<file path="design.v">
`timescale 1ns / 1ps
module black_cell(
    input  wire g_left, p_left,
    input  wire g_right, p_right,
    output wire g_out, p_out
);
    assign g_out = g_left | (p_left & g_right);
    assign p_out = p_left & p_right;
endmodule
module gray_cell(
    input  wire g_left, p_left,
    input  wire g_right,
    output wire g_out
);
    assign g_out = g_left | (p_left & g_right);
endmodule
module han_carlson_32(
    input  wire [31:0] a,
    input  wire [31:0] b,
    output wire [31:0] s,
    output wire        ca
);
    wire [31:0] g0, p0;
    assign g0 = a & b;
    assign p0 = a ^ b;
    wire [31:0] gg1, pp1;
    wire [31:0] gg2, pp2;
    wire [31:0] gg3, pp3;
    wire [31:0] gg4, pp4;
    wire [31:0] gg5, pp5;
    genvar i;
    generate
        for (i = 0; i < 32; i = i + 1) begin : STAGE1
            if (i >= 1) begin
                assign gg1[i] = g0[i] | (p0[i] & g0[i-1]);
                assign pp1[i] = p0[i] & p0[i-1];
            end else begin
                assign gg1[i] = g0[i];
                assign pp1[i] = p0[i];
            end
        end
    endgenerate
    generate
        for (i = 0; i < 32; i = i + 1) begin : STAGE2
            if (i >= 2) begin
                assign gg2[i] = gg1[i] | (pp1[i] & gg1[i-2]);
                assign pp2[i] = pp1[i] & pp1[i-2];
            end else begin
                assign gg2[i] = gg1[i];
                assign pp2[i] = pp1[i];
            end
        end
    endgenerate
    generate
        for (i = 0; i < 32; i = i + 1) begin : STAGE3
            if (i >= 4) begin
                assign gg3[i] = gg2[i] | (pp2[i] & gg2[i-4]);
                assign pp3[i] = pp2[i] & pp2[i-4];
            end else begin
                assign gg3[i] = gg2[i];
                assign pp3[i] = pp2[i];
            end
        end
    endgenerate
    generate
        for (i = 0; i < 32; i = i + 1) begin : STAGE4
            if (i >= 8) begin
                assign gg4[i] = gg3[i] | (pp3[i] & gg3[i-8]);
                assign pp4[i] = pp3[i] & pp3[i-8];
            end else begin
                assign gg4[i] = gg3[i];
                assign pp4[i] = pp3[i];
            end
        end
    endgenerate
    generate
        for (i = 0; i < 32; i = i + 1) begin : STAGE5
            if (i >= 16) begin
                assign gg5[i] = gg4[i] | (pp4[i] & gg4[i-16]);
                assign pp5[i] = pp4[i] & pp4[i-16];
            end else begin
                assign gg5[i] = gg4[i];
                assign pp5[i] = pp4[i];
            end
        end
    endgenerate
    wire [31:0] c;
    assign c[0] = 1'b0;
    generate
        for (i = 1; i < 32; i = i + 1) begin : CARRY_ASSIGN
            assign c[i] = gg5[i-1];
        end
    endgenerate
    assign ca = gg5[31];
    assign s = p0 ^ c;
endmodule
module full_adder(
    input a, b, c,
    output s, ca
);
    assign s  = a ^ b ^ c;
    assign ca = (a & b) | (b & c) | (c & a);
endmodule
module compressor_7to3(
    input  [31:0] a1, a2, a3, a4, a5, a6, a7,
    output [31:0] s,
    output [31:0] c1,   
    output [31:0] c2    
);
    genvar j;
    generate
        for (j = 0; j < 32; j = j + 1) begin
            wire s1, s2, s3, s4, d1, d2, d3, d4;
            full_adder f1 (.a(a1[j]), .b(a2[j]), .c(a3[j]), .s(s1), .ca(d1));
            full_adder f2 (.a(a4[j]), .b(a5[j]), .c(a6[j]), .s(s2), .ca(d2));
            full_adder f3 (.a(s1),   .b(s2),   .c(a7[j]),  .s(s3), .ca(d3));
            full_adder f4 (.a(d1),   .b(d2),   .c(d3),    .s(s4), .ca(d4));
            assign s[j]  = s3;
            assign c1[j] = s4;  
            assign c2[j] = d4;  
        end
    endgenerate
endmodule
module csa(
    input  [31:0] a, b, c,
    output [31:0] s,
    output [31:0] ca 
);
    assign s  = a ^ b ^ c;
    assign ca = ((a & b) | (b & c) | (c & a)) << 1;
endmodule
module Optimized_Wallace(
    input clk, rst,
    input [15:0] A, B,
    output reg [31:0] PRODUCT
);
    genvar i, j;
    wire [31:0] pp [0:15];
    generate
        for (i = 0; i < 16; i = i + 1) begin
            for (j = 0; j < 32; j = j + 1) begin
                if ((j >= i) && (j < i + 16))
                    assign pp[i][j] = A[j - i] & B[i];
                else
                    assign pp[i][j] = 1'b0;
            end
        end
    endgenerate
    wire [31:0] s0, s1_1, c0, c1, c0_2, c1_2, b0, b1, b0_2, b1_2;
     compressor_7to3 u1 (.a1(pp[0]), .a2(pp[1]), .a3(pp[2]), .a4(pp[3]), .a5(pp[4]), .a6(pp[5]), .a7(pp[6]), .s(s0), .c1(b0), .c2(b0_2));
     compressor_7to3 u2 (.a1(pp[7]), .a2(pp[8]), .a3(pp[9]), .a4(pp[10]), .a5(pp[11]), .a6(pp[12]), .a7(pp[13]), .s(s1_1), .c1(b1), .c2(b1_2));
   assign c0   = b0<<1;      
   assign c1   = b1<<1;      
   assign c0_2 = b0_2<<2;    
   assign c1_2 = b1_2<<2;   
    reg [31:0] r_s0, r_s1, r_c0, r_c1, r_c02, r_c12, r_pp14, r_pp15;
    always @(posedge clk or posedge rst) begin
        if (rst) begin
            r_s0 <= 0; r_s1 <= 0;
            r_c0 <= 0; r_c1 <= 0;
            r_c02 <= 0; r_c12 <= 0;
            r_pp14 <= 0; r_pp15 <= 0;
        end 
        else begin
            r_s0 <= s0; r_s1 <= s1_1;
            r_c0 <= c0; r_c1 <= c1;
            r_c02 <= c0_2; r_c12 <= c1_2;
            r_pp14 <= pp[14]; r_pp15 <= pp[15];
        end
    end
    wire [31:0] sum2, c1_s2, c2_s2, ca1, ca2;
    compressor_7to3 p1 (.a1(r_s0), .a2(r_s1), .a3(r_c0), .a4(r_c1), .a5(r_c02), .a6(r_c12), .a7(r_pp14), .s(sum2), .c1(c1_s2), .c2(c2_s2));
    assign ca1 = c1_s2<<1;     
    assign ca2 = c2_s2<<2;     
    reg [31:0] rsum2, rca1, rca2, rlt;
    always @(posedge clk or posedge rst) begin
        if (rst) begin
            rsum2 <= 0;
            rca1 <= 0;
            rca2 <= 0;
            rlt <= 0;
        end
        else begin
            rsum2 <= sum2;
            rca1 <= ca1;
            rca2 <= ca2;
            rlt <= r_pp15;
        end
    end
    wire [31:0] ps1, pca1, s, ca;
    csa q1 (.a(rsum2), .b(rca1), .c(rca2), .s(ps1), .ca(pca1));
    csa q2 (.a(rlt), .b(ps1), .c(pca1), .s(s), .ca(ca));
    reg [31:0] rsum, rcarry;
    always @(posedge clk or posedge rst) begin
        if (rst) begin
            rsum <= 0;
            rcarry <= 0;
        end 
        else begin
            rsum <= s;
            rcarry <= ca;
        end
    end
    wire [31:0] sum;
    wire carry;
    han_carlson_32 p2 (.a(rsum), .b(rcarry), .s(sum), .ca(carry));
    always @(posedge clk or posedge rst) begin
        if (rst)
            PRODUCT <= 0;
        else
            PRODUCT <= sum;
    end
endmodule
</file>
<file path="run.sh">
#!/bin/bash
# the make line also repeats each setting of config.mk as NAME=value (left out here)
make -C /OpenROAD-flow-scripts/flow DESIGN_CONFIG=/design/flow/config.mk WORK_HOME=/design/flow/orfs CLKGATE_MAP_FILE= finish
</file>
<file path="config.mk">
export PLATFORM = sky130hd
export DESIGN_NAME = Optimized_Wallace
export DESIGN_NICKNAME = Optimized_Wallace
export VERILOG_FILES = /design/flow/design.v
export SDC_FILE = /design/flow/constraint.sdc
export NUM_CORES = 4
export LEC_CHECK = 0
export CAP_MARGIN = 20
export CORE_MARGIN = 2
export CORE_UTILIZATION = 64
export SETUP_SLACK_MARGIN = 0.55
export SLEW_MARGIN = 20
</file>
<file path="constraint.sdc">
create_clock -name core_clock -period 2.08 [get_ports {clk}]
set_input_delay 0.4160 -clock core_clock [delete_from_list [all_inputs] [get_ports {clk}]]
set_output_delay 0.4160 -clock core_clock [all_outputs]
set_load 0.01 [all_outputs]
</file>
==> reports/results.env, run 1 <==
CRIT_PATH_TIME_FINAL_PS=2330
WL_PER_CELL_UM=20.8
FF_TYPE='dfrtp_1'
MAX_CAP_VIOLATIONS=0
CLK_LATENCY_PS=520
ANTENNA_VIOLATIONS_BEFORE_REPAIR=0
CRIT_PATH_TOP_DELAY_CELL='a221o_2'
GLOBALROUTEOVERFLOWTOTAL=0
WORSTPATHREQUIRED_PS=2470
PORT_BUFFERS=65
ROOT_BUFFER='clkbuf_16'
GRT_START_MAX_NET_PINS=73
SYNTH-SEQ-AREA-SHARE_PCT=49.0
FINAL.SETUP.WORST_SLACK_PS=-254
ROUTE.DETAILED.VIAS_PER_INST=5.36
CRITICAL_PATH.MAX_STAGE_DELAY_PS=460
WORST-R2R-SETUP-SLACK_PS=-250
TOOL_WARNINGS=39
P_SEQ_SHARE_PCT=35.4
HTREEDEPTH=2
POWER_SWITCHING_uW=8670
CORE.ROWCOUNT=60
CP_CELL_SEQUENCE='ha_4, buf_6, a21o_1, a21o_1, o21a_2, a221o_2, a21oi_4, a2111o_1, o211ai_1'
WORSTSETUPENDPOINTTYPE='register'
SYNTH.DISTINCT_CELLS=49
CRITICAL_PATH.TOP_DELAY_FAMILY='AND-OR/OR-AND gates'
R2R.WORST_PATH.CELLS=9
DESIGN_POWER_TOTAL_uW=25900
FINAL.SETUP_SKEW_PS=14.8
MIN-DELAY-START='r_pp15[15]'
YOSYSWARNINGS=1
TIMING.HOLD.WORST_ENDPOINT='q2.a[15]'
GRT_FIRST_PASS_WIRELENGTH_UM=64600
SYNTHMUXAREASHARE_PCT=0.124
MIN_PATH_TYPE='reg -> reg'
CORE_AREA_UM2=26700
POWER.COMBINATIONAL.FRACTION_PCT=40.2
AREAGROWTHSYNTHTOFINISH_PCT=33.1
AOI_OAI_FAMILY_SHARE_OF_THE_SYNTHESIZED_AREA_PCT=2.90
CRITICAL_PATH_CELL_COUNT=9
WORSTPATHMAXFANOUT=4
CTS_BUFFERS=36
POWER.GROUP.TOP='combinational cells'
POWER_COMBINATIONAL_uW=10400
FF_LATCH_AREA_UM2=8430
POST_SYNTH_MOST_FREQUENT_CELLS='dfrtp_1, and2_1, inv_1'
POST-SYNTH-TOP-COUNT-CELL='dfrtp_1'
ANTENNA_CELLS=0
SETUP.WORST_PATH.END='PRODUCT[30]'
TIMING_WORST_SETUP_PATH_TYPE='reg -> reg'
CRITPATHARRIVALTIME_PS=2720
SYNTH_AREA_LEADER_CELL='dfrtp_1'
CRITICAL_PATH.REG2REG.ENDPOINT='PRODUCT[30]'
VIAS_IN_THE_FIRST_GLOBAL_ROUTE=11900
GLOBALROUTETOTALUTIL_PCT=30.6
PRE_PLACE_UTIL_PCT=64.5
SO.VIOLATIONS='negative setup slack'
ROUTABILITYCONGESTION=0.829
DETAILED_ROUTE_ITER0_VIOLATIONS=673
RSZ0062_AT_GRT='yes'
INTPOWER_uW=17200
ANTENNA_LEFT=0
SYNTH.CELLMIX.XORXNORSHARE_PCT=1.07
SYNTHESIS.INSTANCES=1300
TIMING_MAX_TRANSITION_VIOLATIONS_FINAL=0
POWERSEQ_uW=9180
EDF_COUNT=0
FILLER_CELL_COUNT=1203
POSTSYNTHNETCOUNT=1641
WORST_SETUP_SP_TYPE='register'
SYN_STD_CELL_AREA_UM2=17200
P_LEAK_uW=0.0114
WORSTPATHBUFFERINVERTERCOUNT=1
CLOCK_TREE_FROM_TRITONCTS='built'
TOP_LEVEL_PORTS=66
R2R_START='rsum[8]'
MAX_SLEW.WORST_PIN.SLEW_PS=742
WHS_PATH_DEPTH=0
SHARE_OF_TOTAL_POWER_CONSUMED_BY_NET_SWITCHING_PCT=33.5
MULTI_INPUT_COMB_AREA_UM2=8860
TIMING_HOLD_VIOLATIONS_FINAL=0
TOPCOMBFAMILYBYAREA='adder cells'
POWER.CLOCK.FRACTION_PCT=24.4
CRIT_TOP_CELL='a21o_1'
POWER_PER_CELL_AREA_nW_PER_UM2=1130
RUN_STATUS='finished with violations'
CTS.SINK_COUNT=337
FLOORPLAN.DIE_AREA_UM2=28200
FINAL_CELLS=1954
SLEW-LIMIT-HEADROOM_PCT=50.4
DRC=0
FA_HA_AREA_SHARE_PCT=31.2
DETAIL_ROUTE.FIRST_PASS.ITERATIONS=5
SYNTH.AREA.TOP_CELLS='dfrtp_1, fa_1, and2_1'
PG_CLK_uW=6320
YOSYS_AREA_UM2=17200
POST_PLACEMENT_CELL_COUNT=1809
CHIPWIDTH_UM=168
SYNTHARSTFLOPSHARE_PCT=100
IRDROPWORSTVDD_mV=0.681
FMAXACHIEVABLE_MHz=428
WORST_SETUP_PATH_STARTPOINT='rsum[8]'
DR_TOTAL_VIAS=10500
SYNTH-CELLS-YOSYS=1300
AND_OR_NAND_NOR_AREA_SHARE_PCT=10.3
DPL.HPWL_UM=25200
SETUP_VIOL=18
LAYOUT.NETS=1931
SYN_AREA_PER_CELL_UM2=13.2
CLKSLEWWORSTSETUPHOLDPATHS_PS=60
DIE_H_UM=168
DRT_WL_TOTAL_UM=40600
SYNTH.FF_LATCH_COUNT=337
TOP_CELL_AREA_SHARE_PCT=49.0
CLK_PATH_BUF_DEPTH=3
MIN_PERIOD_OVER_PERIOD_PCT=112
-- layer usage --
layer | global-route usage [%] | wire [µm]
met1 | 41.0 | 16800
met2 | 49.7 | 19700
met3 | 6.11 | 2370
met4 | 13.2 | 1690
met5 | 0 | 0
-- timing repair --
item | in CTS | in global routing
pin swaps | 169 | 111
hold buffers | 0 | 0
resized | 469 | 104
cloned | 16 | 1
endpoints found under the setup margin | 200 | 191
setup buffers | 56 | 11
-- per-stage QoR --
step,setup WS [ps],area (µm²),util (%),hold slack [ps],setup TNS (ps)
3_5_place_dp,-732,20100,75.2,335,-48160
5_1_grt,-436,22900,85.9,357,-4770
2_1_floorplan,-2840,18200,-,331,-959770
3_3_place_gp,-688,20100,75.2,332,-44920
4_1_cts,-283,22700,85.1,344,-3090
6_report,-254,22900,85.9,343,-2800
-- layout make-up --
| type | instances | share of cell area, % |
|---|---|---|
| inverter | 205 | 3.38 |
| timing repair buffer | 288 | 14.1 |
| sequential | 337 | 36.8 |
| tap | 341 | 1.86 |
| clock buffer | 48 | 4.48 |
| multi-input combinational | 722 | 38.7 |
| clock inverter | 13 | 0.629 |
==> inputs of run 2 (changes only) <==
- CELL_PAD_IN_SITES_DETAIL_PLACEMENT: default -> 0
- CELL_PAD_IN_SITES_GLOBAL_PLACEMENT: default -> 0
- CORE_ASPECT_RATIO: default -> 0.77
- CTS_CLUSTER_DIAMETER: default -> 56
- CTS_CLUSTER_SIZE: default -> 30
- GPL_ROUTABILITY_DRIVEN: default -> 1
- GPL_TIMING_DRIVEN: default -> 0
- HOLD_SLACK_MARGIN: default -> 0.04
- PLACE_DENSITY_LB_ADDON: default -> 0.26
- SETUP_SLACK_MARGIN: 0.55 -> default
- SLEW_MARGIN: 20 -> 30
- TNS_END_PERCENT: default -> 45
- clock period: 2.08 -> 3.84 ns (I/O delays scaled with it)
==> reports/results.env, run 2 <==
GRT_START_MAX_NET_PINS=33
SETUP_VIOL=0
CLOCK_TREE_FROM_TRITONCTS='built'
CLK_LATENCY_PS=560
POST_CTS_BUFFERS=0
POWERSEQ_uW=4930
WORST-R2R-SETUP-SLACK_PS=910
SLEW-LIMIT-HEADROOM_PCT=48.4
EDF_COUNT=0
MAX_CAP_VIOLATIONS=0
SYNTH-CELLS-YOSYS=1300
TIMING.HOLD.WORST_ENDPOINT='rsum[2]'
WORSTPATHMAXFANOUT=10
GLOBALROUTETOTALUTIL_PCT=26.4
CRIT_PATH_TOP_DELAY_CELL='clkdlybuf4s50_1'
DRT_WL_TOTAL_UM=33600
WORST_SETUP_PATH_STARTPOINT='B[8]'
AND_OR_NAND_NOR_AREA_SHARE_PCT=10.3
CP_CELL_SEQUENCE='clkdlybuf4s50_1, clkbuf_1, and2_1, fa_1, inv_1, fa_1, inv_1, fa_1'
WORSTPATHBUFFERINVERTERCOUNT=4
SYNTH_AREA_LEADER_CELL='dfrtp_1'
SYNTHESIS.INSTANCES=1300
CRITICAL_PATH.REG2REG.ENDPOINT='PRODUCT[31]'
HTREEDEPTH=1
WORSTPATHREQUIRED_PS=4260
SYN_AREA_PER_CELL_UM2=13.2
SYNTH.AREA.TOP_CELLS='dfrtp_1, fa_1, and2_1'
WL_PER_CELL_UM=19.0
ROOT_BUFFER='clkbuf_16'
PRE_PLACE_UTIL_PCT=65.3
P_SEQ_SHARE_PCT=40.2
TOP_CELL_AREA_SHARE_PCT=49.0
FINISH.UTILIZATION_PCT=73.7
SYNTHARSTFLOPSHARE_PCT=100
POWER_SWITCHING_uW=4400
POST_PLACEMENT_CELL_COUNT=1727
SYNTH.FF_LATCH_COUNT=337
FA_HA_AREA_SHARE_PCT=31.2
CLK_PATH_BUF_DEPTH=3
FF_TYPE='dfrtp_1'
TOOL_WARNINGS=35
MAX_SLEW.WORST_PIN.SLEW_PS=768
R2R.WORST_PATH.CELLS=10
DETAILED_ROUTE_ITER0_VIOLATIONS=639
CRITICAL_PATH.TOP_DELAY_FAMILY='adder cells'
POWER_COMBINATIONAL_uW=4510
SYNTH.DISTINCT_CELLS=49
DPL.HPWL_UM=25500
VIAS_IN_THE_FIRST_GLOBAL_ROUTE=10700
CHIPWIDTH_UM=191
GRT_FIRST_PASS_WIRELENGTH_UM=56100
POST-ROUTE-CELL-AREA_UM2=19400
P_LEAK_uW=0.00987
PG_CLK_uW=2830
FINAL.SETUP_SKEW_PS=30.9
CORE.ROWCOUNT=52
TIMING_MAX_TRANSITION_VIOLATIONS_FINAL=0
POWER.CLOCK.FRACTION_PCT=23.1
CTS_HOLD_BUF=0
YOSYSWARNINGS=1
CRIT_TOP_CELL='fa_1'
DRC=0
ROUTABILITYCONGESTION=0.861
CRIT_PATH_TIME_FINAL_PS=3260
SYNTHMUXAREASHARE_PCT=0.124
MIN-DELAY-START='rsum2[2]'
TIMING_HOLD_VIOLATIONS_FINAL=0
SETUP.WORST_PATH.END='p1.a4[23]'
AOI_OAI_FAMILY_SHARE_OF_THE_SYNTHESIZED_AREA_PCT=2.90
LAYOUT.NETS=1743
RSZ0062_AT_GRT='no'
ANTENNA_LEFT=0
POSTSYNTHNETCOUNT=1641
TOP_LEVEL_PORTS=66
INTPOWER_uW=7860
POWER_PER_CELL_AREA_nW_PER_UM2=632
IRDROPWORSTVDD_mV=0.416
WHS_PATH_DEPTH=0
MIN_PATH_TYPE='reg -> reg'
WORSTSETUPENDPOINTTYPE='register'
RUN_STATUS='no timing/DRC/antenna violations'
CRITICAL_PATH_CELL_COUNT=8
POWER.GROUP.TOP='registers'
DETAIL_ROUTE.FIRST_PASS.ITERATIONS=4
POST_SYNTH_MOST_FREQUENT_CELLS='dfrtp_1, and2_1, inv_1'
HOLDWS_PS=349
TIMING_WORST_SETUP_PATH_TYPE='in -> reg'
CORE_AREA_UM2=26400
SHARE_OF_TOTAL_POWER_CONSUMED_BY_NET_SWITCHING_PCT=35.9
SYNTH-SEQ-AREA-SHARE_PCT=49.0
FLOORPLAN.DIE_AREA_UM2=28200
CLKSLEWWORSTSETUPHOLDPATHS_PS=90
MIN_PERIOD_OVER_PERIOD_PCT=84.8
R2R_START='rsum[5]'
DESIGN_POWER_TOTAL_uW=12300
CRITPATHARRIVALTIME_PS=3680
SYNTH.CELLMIX.XORXNORSHARE_PCT=1.07
WORST_SETUP_SP_TYPE='input pin'
POSTPLACECELLAREA_UM2=18500
POST-SYNTH-TOP-COUNT-CELL='dfrtp_1'
ANTENNA_CELLS=0
ANTENNA_VIOLATIONS_BEFORE_REPAIR=1
CTS_BUFFERS=24
GLOBALROUTEOVERFLOWTOTAL=0
CRITICAL_PATH.MAX_STAGE_DELAY_PS=700
PORT_BUFFERS=65
ROUTE.DETAILED.VIAS_PER_INST=5.28
SYN_STD_CELL_AREA_UM2=17200
YOSYS_AREA_UM2=17200
AREAGROWTHSYNTHTOFINISH_PCT=12.9
TOPCOMBFAMILYBYAREA='adder cells'
CTS.SINK_COUNT=337
DIE_H_UM=148
POST_CTS_RESIZE_COUNT=0
FINAL_CELLS=1771
DR_TOTAL_VIAS=9354
POWER.COMBINATIONAL.FRACTION_PCT=36.8
FMAXACHIEVABLE_MHz=307
==> run 2: cell type report <==
type,instances,area (µm²)
inverters,205,773
clock inverters,19,278
repair buffers,76,878
clock buffers,25,626
multi-input cells,722,7850
well taps,351,439
flip-flops and latches,337,8430
plain buffers,36,149
fillers,1688,6930
==> run 2: layer usage <==
metal  up-vias  wire, µm  track usage [%]
met4         0       800             7.17
met2       270     16800             44.5
met1      4896     14000             35.6
met5         -         0                0
met3        65      2020             5.22
li1       4123         -                -
==> run 2: per-stage QoR <==
stage	TNS (ps)	setup WS [ps]
after global placement	-1125670	-3380
after detailed placement	0	21.4
after floorplan	-482780	-1430
after global routing	0	542
after CTS	0	612
final	0	584
==> inputs of run 3 (changes only) <==
- CELL_PAD_IN_SITES_DETAIL_PLACEMENT: 0 -> 2
- CELL_PAD_IN_SITES_GLOBAL_PLACEMENT: 0 -> default
- CORE_ASPECT_RATIO: 0.77 -> default
- CORE_UTILIZATION: 64 -> 20
- CTS_CLUSTER_DIAMETER: 56 -> 178
- CTS_CLUSTER_SIZE: 30 -> default
- GPL_ROUTABILITY_DRIVEN: 1 -> default
- GPL_TIMING_DRIVEN: 0 -> default
- HOLD_SLACK_MARGIN: 0.04 -> -0.07
- MIN_ROUTING_LAYER: default -> met2
- PLACE_DENSITY_LB_ADDON: 0.26 -> 0.17
- SLEW_MARGIN: 30 -> 20
- TNS_END_PERCENT: 45 -> default
- clock period: 3.84 -> 1.83 ns (I/O delays scaled with it)
==> reports/results.env, run 3 <==
IRDROPWORSTVDD_mV=0.582
DRC=0
WORSTPATHREQUIRED_PS=2270
FF_LATCH_AREA_UM2=8440
EDF_COUNT=0
MAX_CAP_VIOLATIONS=0
WORSTPATHBUFFERINVERTERCOUNT=1
RUN_STATUS='finished with violations'
CRIT_PATH_TOP_DELAY_CELL='a221o_2'
AREAGROWTHSYNTHTOFINISH_PCT=37.3
WORSTPATHMAXFANOUT=4
AND_OR_NAND_NOR_AREA_SHARE_PCT=10.3
WORST_SETUP_PATH_STARTPOINT='rcarry[5]'
CLK_PATH_BUF_DEPTH=3
CHIPWIDTH_UM=297
GRT_FIRST_PASS_WIRELENGTH_UM=77400
FF_TYPE='dfrtp_1'
FINAL.SETUP.WORST_SLACK_PS=-619
CRITICAL_PATH.TOP_DELAY_FAMILY='AND-OR/OR-AND gates'
CRITICAL_PATH_CELL_COUNT=9
MIN_PERIOD_OVER_PERIOD_PCT=134
TIMING_HOLD_VIOLATIONS_FINAL=0
CORE.ROWCOUNT=107
AOI_OAI_FAMILY_SHARE_OF_THE_SYNTHESIZED_AREA_PCT=2.90
FLOORPLAN.DIE_AREA_UM2=88400
SYNTH.AREA.TOP_CELLS='dfrtp_1, fa_1, and2_1'
POWERSEQ_uW=10400
GRT_START_MAX_NET_PINS=46
POWER.GROUP.TOP='combinational cells'
WHS_PATH_DEPTH=3
MULTI_INPUT_COMB_AREA_UM2=8490
FINAL.SETUP_SKEW_PS=14.1
PORT_BUFFERS=65
CRITICAL_PATH.MAX_STAGE_DELAY_PS=430
SYN_AREA_PER_CELL_UM2=13.2
CRITPATHARRIVALTIME_PS=2890
CTS_BUFFERS=39
TOP_LEVEL_PORTS=66
POST-SYNTH-TOP-COUNT-CELL='dfrtp_1'
MIN_PATH_TYPE='in -> reg'
FA_HA_AREA_SHARE_PCT=31.2
YOSYS_AREA_UM2=17200
ROUTABILITYCONGESTION=0.801
DETAILED_ROUTE_ITER0_VIOLATIONS=1068
INTPOWER_uW=20300
SYNTH.DISTINCT_CELLS=49
SETUP_VIOL=29
MAX_SLEW.WORST_PIN.SLEW_PS=371
CTS.SINK_COUNT=337
ROUTE.DETAILED.VIAS_PER_INST=5.05
SYNTHARSTFLOPSHARE_PCT=100
SETUP.WORST_PATH.END='PRODUCT[30]'
DIE_H_UM=297
YOSYSWARNINGS=1
PRE_PLACE_UTIL_PCT=20.2
CLOCK_TREE_FROM_TRITONCTS='built'
TIMING_MAX_TRANSITION_VIOLATIONS_FINAL=0
TOPCOMBFAMILYBYAREA='adder cells'
POWER_PER_CELL_AREA_nW_PER_UM2=1310
DRT_WL_TOTAL_UM=50100
POWER.CLOCK.FRACTION_PCT=26.6
SYNTH_AREA_LEADER_CELL='dfrtp_1'
SYN_STD_CELL_AREA_UM2=17200
POSTSYNTHNETCOUNT=1641
ROOT_BUFFER='clkbuf_16'
ANTENNA_LEFT=0
TOP_CELL_AREA_SHARE_PCT=49.0
DR_TOTAL_VIAS=14000
SYNTH.FF_LATCH_COUNT=337
FILLER_CELL_COUNT=9069
POWER_SWITCHING_uW=10700
GLOBALROUTETOTALUTIL_PCT=17.5
SYNTH.CELLMIX.XORXNORSHARE_PCT=1.07
LAYOUT.NETS=1931
TIMING_WORST_SETUP_PATH_TYPE='reg -> reg'
SHARE_OF_TOTAL_POWER_CONSUMED_BY_NET_SWITCHING_PCT=34.4
HOLDWS_PS=260
TIMING.HOLD.WORST_ENDPOINT='p1.a2[7]'
CLK_LATENCY_PS=560
MIN-DELAY-START='A[0]'
FINAL.SETUP.TNS_PS=-10260
SYNTH-SEQ-AREA-SHARE_PCT=49.0
PG_CLK_uW=8220
GLOBALROUTEOVERFLOWTOTAL=0
SLEW-LIMIT-HEADROOM_PCT=75.2
R2R_START='rcarry[5]'
POWER_COMBINATIONAL_uW=12300
DETAIL_ROUTE.FIRST_PASS.ITERATIONS=5
WORST_SETUP_SP_TYPE='register'
RSZ0062_AT_GRT='yes'
CLKSLEWWORSTSETUPHOLDPATHS_PS=60
WORSTSETUPENDPOINTTYPE='register'
DPL.HPWL_UM=34300
POWER.COMBINATIONAL.FRACTION_PCT=39.7
CRITICAL_PATH.REG2REG.ENDPOINT='PRODUCT[30]'
VIAS_IN_THE_FIRST_GLOBAL_ROUTE=18500
R2R.WORST_PATH.CELLS=9
FMAXACHIEVABLE_MHz=408
P_LEAK_uW=0.0116
SYNTHESIS.INSTANCES=1300
ANTENNA_VIOLATIONS_BEFORE_REPAIR=0
CRIT_PATH_TIME_FINAL_PS=2450
CORE_AREA_UM2=85100
TOOL_WARNINGS=37
HTREEDEPTH=2
WORST-R2R-SETUP-SLACK_PS=-620
CP_CELL_SEQUENCE='ha_2, buf_4, a21o_1, and4_1, o21a_2, a221o_2, a21oi_4, a2111o_1, o211ai_1'
SO.VIOLATIONS='negative setup slack'
P_SEQ_SHARE_PCT=33.7
SYNTHMUXAREASHARE_PCT=0.124
WL_PER_CELL_UM=18.1
SYNTH-CELLS-YOSYS=1300
POST_SYNTH_MOST_FREQUENT_CELLS='dfrtp_1, and2_1, inv_1'
-- run 3: through the flow --
step	cell area, µm²	total power, µW	cells	worst slack (ps)	util, %
6_report	23600	31000	2765	-619	27.7
3_5_place_dp	21100	22300	2630	-1110	24.8
4_1_cts	23500	31300	2760	-659	27.6
2_1_floorplan	17900	16800	1300	-3040	-
3_3_place_gp	21100	21900	2630	-1050	24.8
5_1_grt	23600	33700	2764	-741	27.7
-- run 3: area by class of cell --
type | instances | share of cell area (%)
multi-input cells | 722 | 35.9
flip-flops and latches | 337 | 35.7
repair buffers | 285 | 13.3
well taps | 1144 | 6.06
clock buffers | 53 | 4.83
inverters | 205 | 3.27
clock inverters | 18 | 0.848
diodes | 1 | 0.0106
-- run 3: metal layers --
| layer | part of all wire (%) | global-route usage [%] |
|---|---|---|
| met3 | 40 | 22.7 |
| met1 | 0 | - |
| met4 | 5.1 | 3.84 |
| met2 | 55 | 21.6 |
| met5 | 0 | 0.271 |
-- run 3: repair_timing --
action | 4_1_cts | 5_1_grt
setup endpoints to repair | 130 | 68
pin swaps | 83 | 78
gates cloned | 21 | 0
setup buffers | 40 | 11
hold buffers | 0 | 0
gates resized | 244 | 93
==> inputs of run 4 (changes only) <==
- CELL_PAD_IN_SITES_DETAIL_PLACEMENT: 2 -> default
- CORE_UTILIZATION: 20 -> 64
- CTS_CLUSTER_DIAMETER: 178 -> default
- HOLD_SLACK_MARGIN: -0.07 -> default
- MIN_ROUTING_LAYER: met2 -> default
- PLACE_DENSITY_LB_ADDON: 0.17 -> default
- SETUP_SLACK_MARGIN: default -> 0.58
- clock period: 1.83 -> 2.12 ns (I/O delays scaled with it)
==> reports/results.env, run 4 <==
AND_OR_NAND_NOR_AREA_SHARE_PCT=10.3
AOI_OAI_FAMILY_SHARE_OF_THE_SYNTHESIZED_AREA_PCT=2.90
FA_HA_AREA_SHARE_PCT=31.2
INTPOWER_uW=17300
SETUP_VIOL=19
PRE_PLACE_UTIL_PCT=64.5
SYNTHMUXAREASHARE_PCT=0.124
POSTSYNTHNETCOUNT=1641
SYNTHESIS.INSTANCES=1300
ANTENNA_CELLS=0
DRC=0
FINAL.SETUP.WORST_SLACK_PS=-292
POST-SYNTH-TOP-COUNT-CELL='dfrtp_1'
SLEW-LIMIT-HEADROOM_PCT=52.9
CLKSLEWWORSTSETUPHOLDPATHS_PS=60
WORSTPATHBUFFERINVERTERCOUNT=3
POWERSEQ_uW=9030
R2R.WORST_PATH.CELLS=12
IRDROPWORSTVDD_mV=0.648
CRIT_PATH_TOP_DELAY_CELL='dfrtp_1'
DR_TOTAL_VIAS=10500
CRITICAL_PATH.TOP_DELAY_FAMILY='AND-OR/OR-AND gates'
SHARE_OF_TOTAL_POWER_CONSUMED_BY_NET_SWITCHING_PCT=33.2
DPL_WORST_SLACK_PS=-687
CORE.ROWCOUNT=60
TIMING_WORST_SETUP_PATH_TYPE='reg -> reg'
RSZ0062_AT_GRT='yes'
SYNTH.DISTINCT_CELLS=49
POST_SYNTH_MOST_FREQUENT_CELLS='dfrtp_1, and2_1, inv_1'
FINAL.SETUP_SKEW_PS=13.1
ANTENNA_LEFT=0
ANTENNA_VIOLATIONS_BEFORE_REPAIR=1
SYN_STD_CELL_AREA_UM2=17200
SYNTHARSTFLOPSHARE_PCT=100
MIN-DELAY-START='r_pp15[29]'
POST-ROUTE-CELL-AREA_UM2=22900
CLK_PATH_BUF_DEPTH=3
SYNTH.FF_LATCH_COUNT=337
CHIPWIDTH_UM=168
SYNTH-SEQ-AREA-SHARE_PCT=49.0
TIMING_HOLD_VIOLATIONS_FINAL=0
LAYOUT.NETS=1922
WORSTSETUPENDPOINTTYPE='register'
POSTPLACECELLAREA_UM2=20000
AREAGROWTHSYNTHTOFINISH_PCT=33.1
DRT_WL_TOTAL_UM=41400
CRITICAL_PATH.MAX_STAGE_DELAY_PS=350
HTREEDEPTH=2
WORSTPATHMAXFANOUT=3
CTS.SINK_COUNT=337
TIMING.HOLD.WORST_ENDPOINT='q2.a[29]'
CRITICAL_PATH_CELL_COUNT=12
CTS_BUFFERS=36
DIE_H_UM=168
SYNTH-CELLS-YOSYS=1300
EDF_COUNT=0
CRIT_TOP_CELL='o211ai_1'
P_LEAK_uW=0.0114
DPL.HPWL_UM=24800
CLK_LATENCY_PS=530
WHS_PATH_DEPTH=0
POWER_SWITCHING_uW=8590
SYNTH.AREA.TOP_CELLS='dfrtp_1, fa_1, and2_1'
SO.VIOLATIONS='negative setup slack'
POWER.COMBINATIONAL.FRACTION_PCT=39.5
VIAS_IN_THE_FIRST_GLOBAL_ROUTE=11600
POWER_COMBINATIONAL_uW=10200
YOSYSWARNINGS=1
GLOBALROUTEOVERFLOWTOTAL=0
WL_PER_CELL_UM=21.3
CRIT_PATH_TIME_FINAL_PS=2410
MIN_PERIOD_OVER_PERIOD_PCT=114
WORST-R2R-SETUP-SLACK_PS=-290
SYN_AREA_PER_CELL_UM2=13.2
POWER.CLOCK.FRACTION_PCT=25.6
RUN_STATUS='finished with violations'
CRITICAL_PATH.REG2REG.ENDPOINT='PRODUCT[21]'
POWER_PER_CELL_AREA_nW_PER_UM2=1130
FINISH.UTILIZATION_PCT=85.9
WORST_SETUP_PATH_STARTPOINT='rcarry[5]'
GRT_START_MAX_NET_PINS=87
TIMING_MAX_TRANSITION_VIOLATIONS_FINAL=0
DETAILED_ROUTE_ITER0_VIOLATIONS=695
POWER.GROUP.TOP='combinational cells'
FF_TYPE='dfrtp_1'
ROUTE.DETAILED.VIAS_PER_INST=5.37
GLOBALROUTETOTALUTIL_PCT=29.8
CP_CELL_SEQUENCE='ha_2, inv_2, fa_2, nand2b_4, a21oi_4, buf_6, a211o_1, a311oi_2, buf_4, o211ai_1, o211ai_1, xnor2_1'
YOSYS_AREA_UM2=17200
ROOT_BUFFER='clkbuf_16'
MAX_CAP_VIOLATIONS=0
ROUTABILITYCONGESTION=0.839
SYNTH_AREA_LEADER_CELL='dfrtp_1'
FINAL.SETUP.TNS_PS=-3280
MAX_SLEW.WORST_PIN.SLEW_PS=704
PG_CLK_uW=6620
PORT_BUFFERS=65
TOPCOMBFAMILYBYAREA='adder cells'
FMAXACHIEVABLE_MHz=415
HOLDWS_PS=341
MIN_PATH_TYPE='reg -> reg'
TOP_CELL_AREA_SHARE_PCT=49.0
SETUP.WORST_PATH.END='PRODUCT[21]'
TOP_LEVEL_PORTS=66
WORSTPATHREQUIRED_PS=2550
DETAIL_ROUTE.FIRST_PASS.ITERATIONS=4
P_SEQ_SHARE_PCT=34.9
CORE_AREA_UM2=26700
CRITPATHARRIVALTIME_PS=2840
GRT_FIRST_PASS_WIRELENGTH_UM=63000
WORST_SETUP_SP_TYPE='register'
SYNTH.CELLMIX.XORXNORSHARE_PCT=1.07
R2R_START='rcarry[5]'
TOOL_WARNINGS=39
FLOORPLAN.DIE_AREA_UM2=28200
CLOCK_TREE_FROM_TRITONCTS='built'
==> run 4: stage by stage <==
| step | cells | total power, µW |
|---|---|---|
| final | 1948 | 25900 |
| after global placement | 1803 | 17700 |
| after detailed placement | 1803 | 18200 |
| after CTS | 1930 | 25600 |
| after global routing | 1948 | 27600 |
| after floorplan | 1300 | 14600 |
==> run 4: repair_timing <==
action / 4_1_cts / 5_1_grt
cloned: 18 / 0
pin swaps: 174 / 127
hold buffers: 0 / 0
buffers inserted: 45 / 18
resized: 463 / 124
setup endpoints to repair: 203 / 180
==> run 4: metal layers <==
| layer | track usage (%) | up-vias | share of wire [%] |
|---|---|---|---|
| met3 | 6.06 | 106 | 5.7 |
| met2 | 49.3 | 386 | 49 |
| met1 | 40.0 | 5469 | 42 |
| met5 | 0 | - | 0 |
| li1 | - | 4501 | - |
| met4 | 11.0 | 0 | 3.7 |
==> run 4: cell type report <==
class,count,area (µm²)
Timing Repair Buffer,279,3050
Fill cell,1202,3750
Clock inverter,15,198
Multi-Input combinational cell,722,8940
Clock buffer,49,1070
Tap cell,341,427
Sequential cell,337,8430
Inverter,205,773
==> inputs of run 5 (changes only) <==
- CAP_MARGIN: 20 -> 15
- CORE_ASPECT_RATIO: default -> 1.99
- CORE_MARGIN: 2 -> 4
- CORE_UTILIZATION: 64 -> 46
- CTS_CLUSTER_DIAMETER: default -> 284
- GPL_ROUTABILITY_DRIVEN: default -> 1
- HOLD_SLACK_MARGIN: default -> 0.26
- MAX_ROUTING_LAYER: default -> met5
- MIN_ROUTING_LAYER: default -> met2
- PLACE_DENSITY_LB_ADDON: default -> 0.29
- SETUP_SLACK_MARGIN: 0.58 -> default
- TNS_END_PERCENT: default -> 5
- clock period: 2.12 -> 3.31 ns (I/O delays scaled with it)
==> reports/results.env, run 5 <==
GRT_START_MAX_NET_PINS=96
POST_SYNTH_MOST_FREQUENT_CELLS='dfrtp_1, and2_1, inv_1'
CLOCK_TREE_FROM_TRITONCTS='built'
DETAILED_ROUTE_ITER0_VIOLATIONS=1654
HTREEDEPTH=1
GRT_FIRST_PASS_WIRELENGTH_UM=58000
SYNTHMUXAREASHARE_PCT=0.124
CTS_BUFFERS=30
SETUP_VIOL=0
TOPCOMBFAMILYBYAREA='adder cells'
FINISH.UTILIZATION_PCT=54.2
SLEW-LIMIT-HEADROOM_PCT=48.8
FF_TYPE='dfrtp_1'
HOLDWS_PS=344
POWER.CLOCK.FRACTION_PCT=25.6
LAYOUT.NETS=1747
MAX_SLEW.WORST_PIN.SLEW_PS=766
TIMING.HOLD.WORST_ENDPOINT='q2.a[19]'
R2R.WORST_PATH.CELLS=11
SYNTH-CELLS-YOSYS=1300
CRITICAL_PATH_CELL_COUNT=11
CRITICAL_PATH.MAX_STAGE_DELAY_PS=460
SYNTH-SEQ-AREA-SHARE_PCT=49.0
POWERSEQ_uW=5710
AREAGROWTHSYNTHTOFINISH_PCT=15.9
AOI_OAI_FAMILY_SHARE_OF_THE_SYNTHESIZED_AREA_PCT=2.90
SYNTH_AREA_LEADER_CELL='dfrtp_1'
GLOBALROUTEOVERFLOWTOTAL=0
PORT_BUFFERS=65
FMAXACHIEVABLE_MHz=361
MAX_CAP_VIOLATIONS=0
CLK_PATH_BUF_DEPTH=3
TIMING_MAX_TRANSITION_VIOLATIONS_FINAL=0
CRITPATHARRIVALTIME_PS=3280
INTPOWER_uW=9770
RSZ0062_AT_GRT='no'
WORST_SETUP_PATH_STARTPOINT='rcarry[5]'
SYN_STD_CELL_AREA_UM2=17200
YOSYSWARNINGS=1
CRITICAL_PATH.REG2REG.ENDPOINT='PRODUCT[31]'
CP_CELL_SEQUENCE='ha_1, inv_1, fa_1, nand2b_1, a21oi_1, a211oi_1, buf_4, o31ai_2, a2111oi_0, o21bai_1, xor2_1'
DPL.HPWL_UM=26100
FINAL.SETUP.TNS_PS=0
TOP_LEVEL_PORTS=66
POWER_COMBINATIONAL_uW=5240
CLKSLEWWORSTSETUPHOLDPATHS_PS=70
DIE_H_UM=281
DR_TOTAL_VIAS=12500
CHIPWIDTH_UM=145
RUN_STATUS='no timing/DRC/antenna violations'
TIMING_WORST_SETUP_PATH_TYPE='reg -> reg'
ANTENNA_VIOLATIONS_BEFORE_REPAIR=1
POST_CTS_RESIZE_COUNT=0
FINAL.SETUP_SKEW_PS=27.3
IRDROPWORSTVDD_mV=0.569
ANTENNA_LEFT=0
MIN_PATH_TYPE='reg -> reg'
CTS.SINK_COUNT=337
TOP_CELL_AREA_SHARE_PCT=49.0
POWER.COMBINATIONAL.FRACTION_PCT=35.6
CRITICAL_PATH.TOP_DELAY_FAMILY='AND-OR/OR-AND gates'
POWER_PER_CELL_AREA_nW_PER_UM2=737
YOSYS_AREA_UM2=17200
AND_OR_NAND_NOR_AREA_SHARE_PCT=10.3
SYNTH.CELLMIX.XORXNORSHARE_PCT=1.07
WORSTSETUPENDPOINTTYPE='register'
ROUTE.DETAILED.VIAS_PER_INST=6.62
DETAIL_ROUTE.FIRST_PASS.ITERATIONS=8
SYN_AREA_PER_CELL_UM2=13.2
SYNTH.AREA.TOP_CELLS='dfrtp_1, fa_1, and2_1'
CORE.ROWCOUNT=99
SETUP.WORST_PATH.END='PRODUCT[31]'
ROOT_BUFFER='clkbuf_16'
CRIT_PATH_TOP_DELAY_CELL='fa_1'
SYNTH.DISTINCT_CELLS=49
POSTPLACECELLAREA_UM2=18900
POST_CTS_BUFFERS=0
ROUTABILITYCONGESTION=0.874
SHARE_OF_TOTAL_POWER_CONSUMED_BY_NET_SWITCHING_PCT=33.6
POST-SYNTH-TOP-COUNT-CELL='dfrtp_1'
ANTENNA_CELLS=0
SYNTH.FF_LATCH_COUNT=337
MIN_PERIOD_OVER_PERIOD_PCT=83.7
EDF_COUNT=0
WORSTPATHREQUIRED_PS=3820
DRC=0
MIN-DELAY-START='r_pp15[19]'
P_LEAK_uW=0.0101
FLOORPLAN.DIE_AREA_UM2=40700
WORSTPATHMAXFANOUT=4
POWER.GROUP.TOP='registers'
VIAS_IN_THE_FIRST_GLOBAL_ROUTE=14900
CRIT_PATH_TIME_FINAL_PS=2770
WHS_PATH_DEPTH=0
WORSTPATHBUFFERINVERTERCOUNT=2
WORST_SETUP_SP_TYPE='register'
TIMING_HOLD_VIOLATIONS_FINAL=0
CLK_LATENCY_PS=590
DRT_WL_TOTAL_UM=36800
PRE_PLACE_UTIL_PCT=46.8
TOOL_WARNINGS=35
R2R_START='rcarry[5]'
FA_HA_AREA_SHARE_PCT=31.2
SYNTHARSTFLOPSHARE_PCT=100
PG_CLK_uW=3760
WL_PER_CELL_UM=19.5
SYNTHESIS.INSTANCES=1300
GLOBALROUTETOTALUTIL_PCT=27.2
POST-ROUTE-CELL-AREA_UM2=19900
CORE_AREA_UM2=36800
POWER_SWITCHING_uW=4930
P_SEQ_SHARE_PCT=38.8
POSTSYNTHNETCOUNT=1641
WORST-R2R-SETUP-SLACK_PS=540
CTS_HOLD_BUF=0
run 5: layout make-up:
cell class / instances / area [µm²]
Fill cell: 3014 / 16800
Sequential cell: 337 / 8430
Multi-Input combinational cell: 722 / 7850
Timing Repair Buffer: 110 / 1250
Clock buffer: 42 / 856
Inverter: 205 / 773
Tap cell: 454 / 568
Clock inverter: 12 / 211
run 5: through the flow:
step	setup slack, ps	instances	power (µW)
3_5_place_dp	139	1828	11000
2_1_floorplan	-1860	1300	9090
4_1_cts	450	1882	14800
5_1_grt	232	1882	15900
3_3_place_gp	193	1828	10800
6_report	538	1882	14700
run 5: per-layer routing:
layer	global-route usage (%)	vias up	share of wire (%)
met5	1.55	-	0.16
met4	5.80	4	8.5
met3	29.6	301	31
met2	38.6	3052	61
met1	-	4981	0
li1	-	4120	-
==> inputs of run 6 (changes only) <==
- ABC_AREA: default -> 1
- CAP_MARGIN: 15 -> 20
- CORE_ASPECT_RATIO: 1.99 -> default
- CORE_MARGIN: 4 -> 2
- CORE_UTILIZATION: 46 -> 72
- CTS_CLUSTER_DIAMETER: 284 -> default
- GPL_ROUTABILITY_DRIVEN: 1 -> default
- HOLD_SLACK_MARGIN: 0.26 -> default
- MAX_ROUTING_LAYER: met5 -> default
- MIN_ROUTING_LAYER: met2 -> default
- PLACE_DENSITY_LB_ADDON: 0.29 -> default
- TNS_END_PERCENT: 5 -> default
- clock period: 3.31 -> 1.65 ns (I/O delays scaled with it)
==> reports/results.env, run 6 <==
POST_PLACEMENT_CELL_COUNT=2177
HTREEDEPTH=2
AOI_OAI_FAMILY_SHARE_OF_THE_SYNTHESIZED_AREA_PCT=0.460
SYNTHMUXAREASHARE_PCT=0
CHIPWIDTH_UM=163
SYNTH.AREA.TOP_CELLS='dfrtp_1, fa_1, inv_1'
CTS_HOLD_BUF=0
CTS_BUFFERS=35
YOSYS_AREA_UM2=18200
TOOL.ERROR='[ERROR GRT-0232] Routing congestion too high. Check the congestion heatmap in the GUI.'
TOP_CELL_AREA_SHARE_PCT=46.3
SYN_AREA_PER_CELL_UM2=10.4
SYNTH-CELLS-YOSYS=1746
DIE_H_UM=163
SYNTH_AREA_LEADER_CELL='dfrtp_1'
DPL.HPWL_UM=30900
CORE_AREA_UM2=25000
SYNTHARSTFLOPSHARE_PCT=100
SYNTH.DISTINCT_CELLS=22
FF_TYPE='dfrtp_1'
POST_SYNTH_MOST_FREQUENT_CELLS='inv_1, nand2_1, dfrtp_1'
POSTSYNTHNETCOUNT=2087
PORT_BUFFERS=65
FLOORPLAN.DIE_AREA_UM2=26600
LASTSTAGE='5_1_grt'
TOPCOMBFAMILYBYAREA='adder cells'
YOSYSWARNINGS=1
CORE.ROWCOUNT=58
SYNTHESIS.INSTANCES=1746
EDF_COUNT=0
CLK_PATH_BUF_DEPTH=3
SYNTH.CELLMIX.XORXNORSHARE_PCT=0.673
AND_OR_NAND_NOR_AREA_SHARE_PCT=11.6
RUN_STATUS='did not finish'
ROUTABILITYCONGESTION=0.861
SYNTH.FF_LATCH_COUNT=337
GLOBALROUTEOVERFLOWTOTAL=1730
GLOBALROUTETOTALUTIL_PCT=95.5
PRE_PLACE_UTIL_PCT=72.8
TOP_LEVEL_PORTS=66
CTS.SINK_COUNT=337
ROOT_BUFFER='clkbuf_16'
SYN_STD_CELL_AREA_UM2=18200
SYNTH-SEQ-AREA-SHARE_PCT=46.3
POST-SYNTH-TOP-COUNT-CELL='inv_1'
FA_HA_AREA_SHARE_PCT=29.4
## run 6: what timing repair did
item | in CTS
resized | 492
setup buffers | 42
endpoints found under the setup margin | 170
cloned | 22
pin swaps | 126
## run 6: per-layer routing
layer  GRT overflow  track usage (%)
met5              1             25.9
met4            435              111
met3             13             72.3
met2           1272              122
met1              9             86.7
## run 6: through the flow
step | setup slack (ps) | total power (µW) | instance area (µm²) | TNS (ps)
after floorplan | -3180 | 19400 | 19300 | -1101780
after global placement | -952 | 23000 | 20600 | -76550
after detailed placement | -1050 | 24200 | 20600 | -83720
after CTS | -352 | 34000 | 23500 | -5920
==> inputs of run 7 (changes only) <==
- ABC_AREA: 1 -> default
- CORE_UTILIZATION: 72 -> 71
- PLACE_DENSITY: default -> 0.78
- clock period: 1.65 -> 2.49 ns (I/O delays scaled with it)
==> reports/results.env, run 7 <==
WORSTPATHBUFFERINVERTERCOUNT=4
ROOT_BUFFER='clkbuf_16'
CHIPWIDTH_UM=160
SETUP_VIOL=0
MIN-DELAY-START='rsum[2]'
POST_SYNTH_MOST_FREQUENT_CELLS='dfrtp_1, and2_1, inv_1'
CRITPATHARRIVALTIME_PS=2830
ROUTE.DETAILED.VIAS_PER_INST=5.49
SYNTH.CELLMIX.XORXNORSHARE_PCT=1.07
LAYOUT.NETS=1792
TIMING_MAX_TRANSITION_VIOLATIONS_FINAL=0
POWER_PER_CELL_AREA_nW_PER_UM2=1010
CTS_BUFFERS=34
WORST_SETUP_PATH_STARTPOINT='A[9]'
AREAGROWTHSYNTHTOFINISH_PCT=17.3
AOI_OAI_FAMILY_SHARE_OF_THE_SYNTHESIZED_AREA_PCT=2.90
WORSTSETUPENDPOINTTYPE='register'
DRT_WL_TOTAL_UM=36500
FA_HA_AREA_SHARE_PCT=31.2
SETUP.WORST_PATH.END='p1.a4[17]'
DRC=0
CRIT_PATH_TOP_DELAY_CELL='fa_1'
YOSYS_AREA_UM2=17200
CORE_AREA_UM2=23600
ANTENNA_CELLS=0
CLK_LATENCY_PS=510
POWER.GROUP.TOP='registers'
PRE_PLACE_UTIL_PCT=72.8
VIAS_IN_THE_FIRST_GLOBAL_ROUTE=11300
HOLDWS_PS=334
TIMING_HOLD_VIOLATIONS_FINAL=0
IRDROPWORSTVDD_mV=0.830
SYNTH.AREA.TOP_CELLS='dfrtp_1, fa_1, and2_1'
PORT_BUFFERS=65
SYNTH-CELLS-YOSYS=1300
INTPOWER_uW=13500
R2R.WORST_PATH.CELLS=9
DR_TOTAL_VIAS=9855
DETAIL_ROUTE.WIRELENGTH.MET1_UM=15000
POSTSYNTHNETCOUNT=1641
CRITICAL_PATH.MAX_STAGE_DELAY_PS=550
SYN_STD_CELL_AREA_UM2=17200
POWERSEQ_uW=7700
TOOL_WARNINGS=35
TIMING.HOLD.WORST_ENDPOINT='PRODUCT[2]'
ROUTED.TOP_LAYER='met4'
TIMING_WORST_SETUP_PATH_TYPE='in -> reg'
FF_TYPE='dfrtp_1'
POWER_COMBINATIONAL_uW=7420
CRIT_PATH_TIME_FINAL_PS=2450
YOSYSWARNINGS=1
WORST_SETUP_SP_TYPE='input pin'
SHARE_OF_TOTAL_POWER_CONSUMED_BY_NET_SWITCHING_PCT=33.4
EDF_COUNT=0
TOP_CELL_AREA_SHARE_PCT=49.0
POWER_SWITCHING_uW=6790
WORSTPATHMAXFANOUT=16
DIE_H_UM=160
MIN_PERIOD_OVER_PERIOD_PCT=98.3
TOP_LEVEL_PORTS=66
SYNTHESIS.INSTANCES=1300
POWER.COMBINATIONAL.FRACTION_PCT=36.5
FILLER_CELL_COUNT=1154
AND_OR_NAND_NOR_AREA_SHARE_PCT=10.3
GRT_START_MAX_NET_PINS=99
DPL_WORST_SLACK_PS=-464
ROUTED_MET2_LENGTH_UM=18100
CRITICAL_PATH.TOP_DELAY_FAMILY='adder cells'
FMAXACHIEVABLE_MHz=409
CLOCK_TREE_FROM_TRITONCTS='built'
FINAL.SETUP.WORST_SLACK_PS=43.0
POST-SYNTH-TOP-COUNT-CELL='dfrtp_1'
SYNTHARSTFLOPSHARE_PCT=100
CTS_HOLD_BUF=0
GLOBALROUTEOVERFLOWTOTAL=0
SYNTH.DISTINCT_CELLS=49
POWER.CLOCK.FRACTION_PCT=25.6
DESIGN_POWER_TOTAL_uW=20300
SYNTH_AREA_LEADER_CELL='dfrtp_1'
R2R_START='rsum[5]'
GLOBALROUTETOTALUTIL_PCT=30.9
MIN_PATH_TYPE='reg -> reg'
RUN_STATUS='no timing/DRC/antenna violations'
CRITICAL_PATH.REG2REG.ENDPOINT='PRODUCT[28]'
PG_CLK_uW=5210
DETAILED_ROUTE_ITER0_VIOLATIONS=591
WORST-R2R-SETUP-SLACK_PS=80
HTREEDEPTH=2
CLK_PATH_BUF_DEPTH=3
DPL.HPWL_UM=25100
SYNTH-SEQ-AREA-SHARE_PCT=49.0
CRIT_TOP_CELL='fa_1'
FLOORPLAN.DIE_AREA_UM2=25500
SYN_AREA_PER_CELL_UM2=13.2
TOPCOMBFAMILYBYAREA='adder cells'
SYNTHMUXAREASHARE_PCT=0.124
WORSTPATHREQUIRED_PS=2870
MAX_CAP_VIOLATIONS=0
CP_CELL_SEQUENCE='clkdlybuf4s50_1, buf_12, and2_1, fa_1, inv_1, fa_1, inv_1, fa_1'
MAX_SLEW.WORST_PIN.SLEW_PS=644
P_SEQ_SHARE_PCT=37.9
WL_MET3_UM=2590
CLKSLEWWORSTSETUPHOLDPATHS_PS=70
P_LEAK_uW=0.0104
SYNTH.FF_LATCH_COUNT=337
ANTENNA_VIOLATIONS_BEFORE_REPAIR=0
WL_PER_CELL_UM=20.4
WHS_PATH_DEPTH=0
FINAL.SETUP_SKEW_PS=15.5
ANTENNA_LEFT=0
SLEW-LIMIT-HEADROOM_PCT=56.9
FINAL.SETUP.TNS_PS=0
ROUTABILITYCONGESTION=0.835
CRITICAL_PATH_CELL_COUNT=8
CTS.SINK_COUNT=337
CORE.ROWCOUNT=56
GRT_FIRST_PASS_WIRELENGTH_UM=59800
DETAIL_ROUTE.FIRST_PASS.ITERATIONS=5
-- run 7: layout make-up --
cell class / count / area [µm²] / share of cell area, %
Multi-Input combinational cell: 722 / 7940 / 39.4
Clock buffer: 52 / 1030 / 5.10
Clock inverter: 8 / 125 / 0.620
Sequential cell: 337 / 8430 / 41.8
Tap cell: 319 / 399 / 1.98
Timing Repair Buffer: 151 / 1470 / 7.29
Inverter: 205 / 773 / 3.83
-- run 7: through the flow --
step           util [%]  cell area [µm²]  std cells
5_1_grt            85.4            20200       1794
6_report           85.4            20200       1794
4_1_cts            85.2            20100       1792
3_5_place_dp       80.0            18900       1731
3_3_place_gp       80.0            18900       1731
2_1_floorplan         -            17200       1300
-- run 7: repair_timing --
action / CTS / global route
resized: 11 / 10
setup endpoints to repair: 5 / 11
buffers inserted: 2 / 2
pin swaps: 7 / 10
-- run 7: layer usage --
metal,track usage (%),vias up
met3,6.36,76
met1,42.6,5188
met4,8.72,0
li1,-,4233
met5,0,-
met2,51.1,358
==> inputs of run 8 (changes only) <==
- ABC_AREA: default -> 1
- CAP_MARGIN: 20 -> 0
- CTS_CLUSTER_DIAMETER: default -> 363
- SETUP_SLACK_MARGIN: default -> 0.45
- clock period: 2.49 -> 1.53 ns (I/O delays scaled with it)
==> reports/results.env, run 8 <==
RUN_STATUS='did not finish'
LASTSTAGE='4_1_cts'
TOOL.ERROR='[ERROR DPL-0033] detailed placement checks failed during check placement.'
CORE.ROWCOUNT=58
PRE_PLACE_UTIL_PCT=72.4
YOSYSWARNINGS=1
SYNTHARSTFLOPSHARE_PCT=100
FF_TYPE='dfrtp_1'
SYN_AREA_PER_CELL_UM2=10.4
POSTPLACECELLAREA_UM2=21300
AND_OR_NAND_NOR_AREA_SHARE_PCT=11.6
SYNTHESIS.INSTANCES=1746
SYNTH.FF_LATCH_COUNT=337
CORE_AREA_UM2=25200
PORT_BUFFERS=65
ROUTABILITYCONGESTION=0.888
AOI_OAI_FAMILY_SHARE_OF_THE_SYNTHESIZED_AREA_PCT=0.460
FLOORPLAN.DIE_AREA_UM2=27000
SYNTHMUXAREASHARE_PCT=0
DPL_WORST_SLACK_PS=-1120
POST_SYNTH_MOST_FREQUENT_CELLS='inv_1, nand2_1, dfrtp_1'
SYNTH.CELLMIX.XORXNORSHARE_PCT=0.673
SYNTH-SEQ-AREA-SHARE_PCT=46.3
TOP_CELL_AREA_SHARE_PCT=46.3
TOP_LEVEL_PORTS=66
POST_PLACEMENT_CELL_COUNT=2192
SYNTH_AREA_LEADER_CELL='dfrtp_1'
YOSYS_AREA_UM2=18200
TOPCOMBFAMILYBYAREA='adder cells'
SYNTH-CELLS-YOSYS=1746
FA_HA_AREA_SHARE_PCT=29.4
DIE_H_UM=164
POST-SYNTH-TOP-COUNT-CELL='inv_1'
DPL.HPWL_UM=31000
EDF_COUNT=0
SYNTH.AREA.TOP_CELLS='dfrtp_1, fa_1, inv_1'
POSTSYNTHNETCOUNT=2087
CHIPWIDTH_UM=164
SYN_STD_CELL_AREA_UM2=18200
SYNTH.DISTINCT_CELLS=22
==> run 8: metrics by stage <==
step                hold slack (ps)  utilization (%)
global placement                332             84.4
floorplan                       331                -
detailed placement              335             84.4
==> inputs of run 9 (changes only) <==
- CORE_UTILIZATION: 71 -> 70
- CTS_CLUSTER_DIAMETER: 363 -> 362
- CTS_CLUSTER_SIZE: default -> 25
- PLACE_DENSITY: 0.78 -> default
- SETUP_SLACK_MARGIN: 0.45 -> -0.1
- clock period: 1.53 -> 1.57 ns (I/O delays scaled with it)
==> reports/results.env, run 9 <==
RUN_STATUS='finished with violations'
SO.VIOLATIONS='negative setup slack'
RSZ0062_AT_GRT='yes'
GLOBALROUTETOTALUTIL_PCT=38.0
SYNTHARSTFLOPSHARE_PCT=100
P_SEQ_SHARE_PCT=37.2
MAX_CAP_VIOLATIONS=0
SYNTHMUXAREASHARE_PCT=0
P_LEAK_uW=0.0131
YOSYSWARNINGS=1
CLK_LATENCY_PS=520
WORST-R2R-SETUP-SLACK_PS=-620
SYNTH-SEQ-AREA-SHARE_PCT=46.3
TOP_CELL_AREA_SHARE_PCT=46.3
DIE_H_UM=165
TIMING_MAX_TRANSITION_VIOLATIONS_FINAL=0
GLOBALROUTEOVERFLOWTOTAL=0
WL_PER_CELL_UM=24.6
SHARE_OF_TOTAL_POWER_CONSUMED_BY_NET_SWITCHING_PCT=39.7
SLEW-LIMIT-HEADROOM_PCT=74.3
FINAL.SETUP.TNS_PS=-16720
SETUP_VIOL=92
AND_OR_NAND_NOR_AREA_SHARE_PCT=11.6
EDF_COUNT=0
FMAXACHIEVABLE_MHz=457
POWER.COMBINATIONAL.FRACTION_PCT=48.6
ANTENNA_LEFT=0
CRITPATHARRIVALTIME_PS=2570
GRT_FIRST_PASS_WIRELENGTH_UM=76200
CTS_HOLD_BUF=0
TOP_LEVEL_PORTS=66
TOOL_WARNINGS=40
CRITICAL_PATH.REG2REG.ENDPOINT='q1.b[22]'
INTPOWER_uW=20200
SYN_STD_CELL_AREA_UM2=18200
FF_TYPE='dfrtp_1'
DRC=0
POSTPLACECELLAREA_UM2=20700
POWER_PER_CELL_AREA_nW_PER_UM2=1450
CLOCK_TREE_FROM_TRITONCTS='built'
PG_CLK_uW=4760
SYN_AREA_PER_CELL_UM2=10.4
R2R_START='p1.a6[21]'
MIN_PATH_TYPE='in -> async'
CRIT_PATH_TOP_DELAY_CELL='fa_1'
SYNTH.AREA.TOP_CELLS='dfrtp_1, fa_1, inv_1'
DETAILED_ROUTE_ITER0_VIOLATIONS=1728
YOSYS_AREA_UM2=18200
DETAIL_ROUTE.FIRST_PASS.ITERATIONS=7
WORST_SETUP_SP_TYPE='register'
CRITICAL_PATH.TOP_DELAY_FAMILY='adder cells'
POWERSEQ_uW=12400
FA_HA_AREA_SHARE_PCT=29.4
R2R.WORST_PATH.CELLS=5
HOLDWS_PS=238
DPL_WORST_SLACK_PS=-1100
SYNTH_AREA_LEADER_CELL='dfrtp_1'
CRITICAL_PATH.MAX_STAGE_DELAY_PS=630
SYNTHESIS.INSTANCES=1746
WORSTSETUPENDPOINTTYPE='register'
CLKSLEWWORSTSETUPHOLDPATHS_PS=110
DPL.HPWL_UM=29100
PRE_PLACE_UTIL_PCT=70.6
PORT_BUFFERS=65
DR_TOTAL_VIAS=13400
SYNTH.FF_LATCH_COUNT=337
SETUP.WORST_PATH.END='q1.b[22]'
AREAGROWTHSYNTHTOFINISH_PCT=27.0
WORSTPATHBUFFERINVERTERCOUNT=2
ANTENNA_VIOLATIONS_BEFORE_REPAIR=1
SYNTH.CELLMIX.XORXNORSHARE_PCT=0.673
SYNTH-CELLS-YOSYS=1746
CP_CELL_SEQUENCE='fa_1, inv_2, fa_2, inv_2, fa_2'
WORSTPATHREQUIRED_PS=1950
FLOORPLAN.DIE_AREA_UM2=27300
VIAS_IN_THE_FIRST_GLOBAL_ROUTE=14100
ROUTE.DETAILED.VIAS_PER_INST=5.87
POWER.GROUP.TOP='combinational cells'
POWER_COMBINATIONAL_uW=16300
LAYOUT.NETS=2289
TIMING_WORST_SETUP_PATH_TYPE='reg -> reg'
HTREEDEPTH=1
MIN_PERIOD_OVER_PERIOD_PCT=139
TIMING_HOLD_VIOLATIONS_FINAL=0
IRDROPWORSTVDD_mV=1.41
DESIGN_POWER_TOTAL_uW=33500
WORST_SETUP_PATH_STARTPOINT='p1.a6[21]'
CTS.SINK_COUNT=337
POWER.CLOCK.FRACTION_PCT=14.2
POWER_SWITCHING_uW=13300
POST-SYNTH-TOP-COUNT-CELL='inv_1'
CORE.ROWCOUNT=59
FINAL.SETUP.WORST_SLACK_PS=-619
TOPCOMBFAMILYBYAREA='adder cells'
ROOT_BUFFER='clkbuf_16'
CRIT_PATH_TIME_FINAL_PS=2190
ANTENNA_CELLS=0
GRT_START_MAX_NET_PINS=73
AOI_OAI_FAMILY_SHARE_OF_THE_SYNTHESIZED_AREA_PCT=0.460
ROUTABILITYCONGESTION=0.879
POSTSYNTHNETCOUNT=2087
POST-ROUTE-CELL-AREA_UM2=23200
DRT_WL_TOTAL_UM=56100
FINAL.SETUP_SKEW_PS=20.3
FILLER_CELL_COUNT=988
SYNTH.DISTINCT_CELLS=22
CHIPWIDTH_UM=165
MAX_SLEW.WORST_PIN.SLEW_PS=386
POST_SYNTH_MOST_FREQUENT_CELLS='inv_1, nand2_1, dfrtp_1'
CLK_PATH_BUF_DEPTH=3
CTS_BUFFERS=17
WORSTPATHMAXFANOUT=1
CORE_AREA_UM2=25800
CRITICAL_PATH_CELL_COUNT=5
-- run 9: cell type report --
| class | count | area, µm² | area share (%) |
|---|---|---|---|
| flip-flops and latches | 337 | 8430 | 36.4 |
| multi-input cells | 847 | 8990 | 38.8 |
| clock inverters | 1 | 16.3 | 0.0702 |
| repair buffers | 247 | 3000 | 13.0 |
| clock buffers | 17 | 425 | 1.84 |
| inverters | 498 | 1880 | 8.10 |
| well taps | 335 | 419 | 1.81 |
-- run 9: stage by stage --
step	std cells	util [%]
after floorplan	1746	-
after global placement	2203	80.2
after detailed placement	2203	80.2
after CTS	2269	86.8
after global routing	2282	89.6
final	2282	89.6
-- run 9: layer usage --
layer	up-vias	wire (µm)	track usage (%)
met5	-	0	0
met1	6524	18600	46.4
li1	5288	-	-
met4	0	5300	25.2
met2	1114	26300	62.4
met3	465	5940	7.47
-- run 9: repair_timing --
| action | in CTS | in global routing |
|---|---|---|
| cloned | 21 | 0 |
| setup endpoints to repair | 161 | 78 |
| resized | 403 | 246 |
| pin swaps | 126 | 105 |
| buffers inserted | 36 | 23 |
| hold endpoints to repair | 0 | 0 |
Power is estimated from default activity; no workload was simulated.
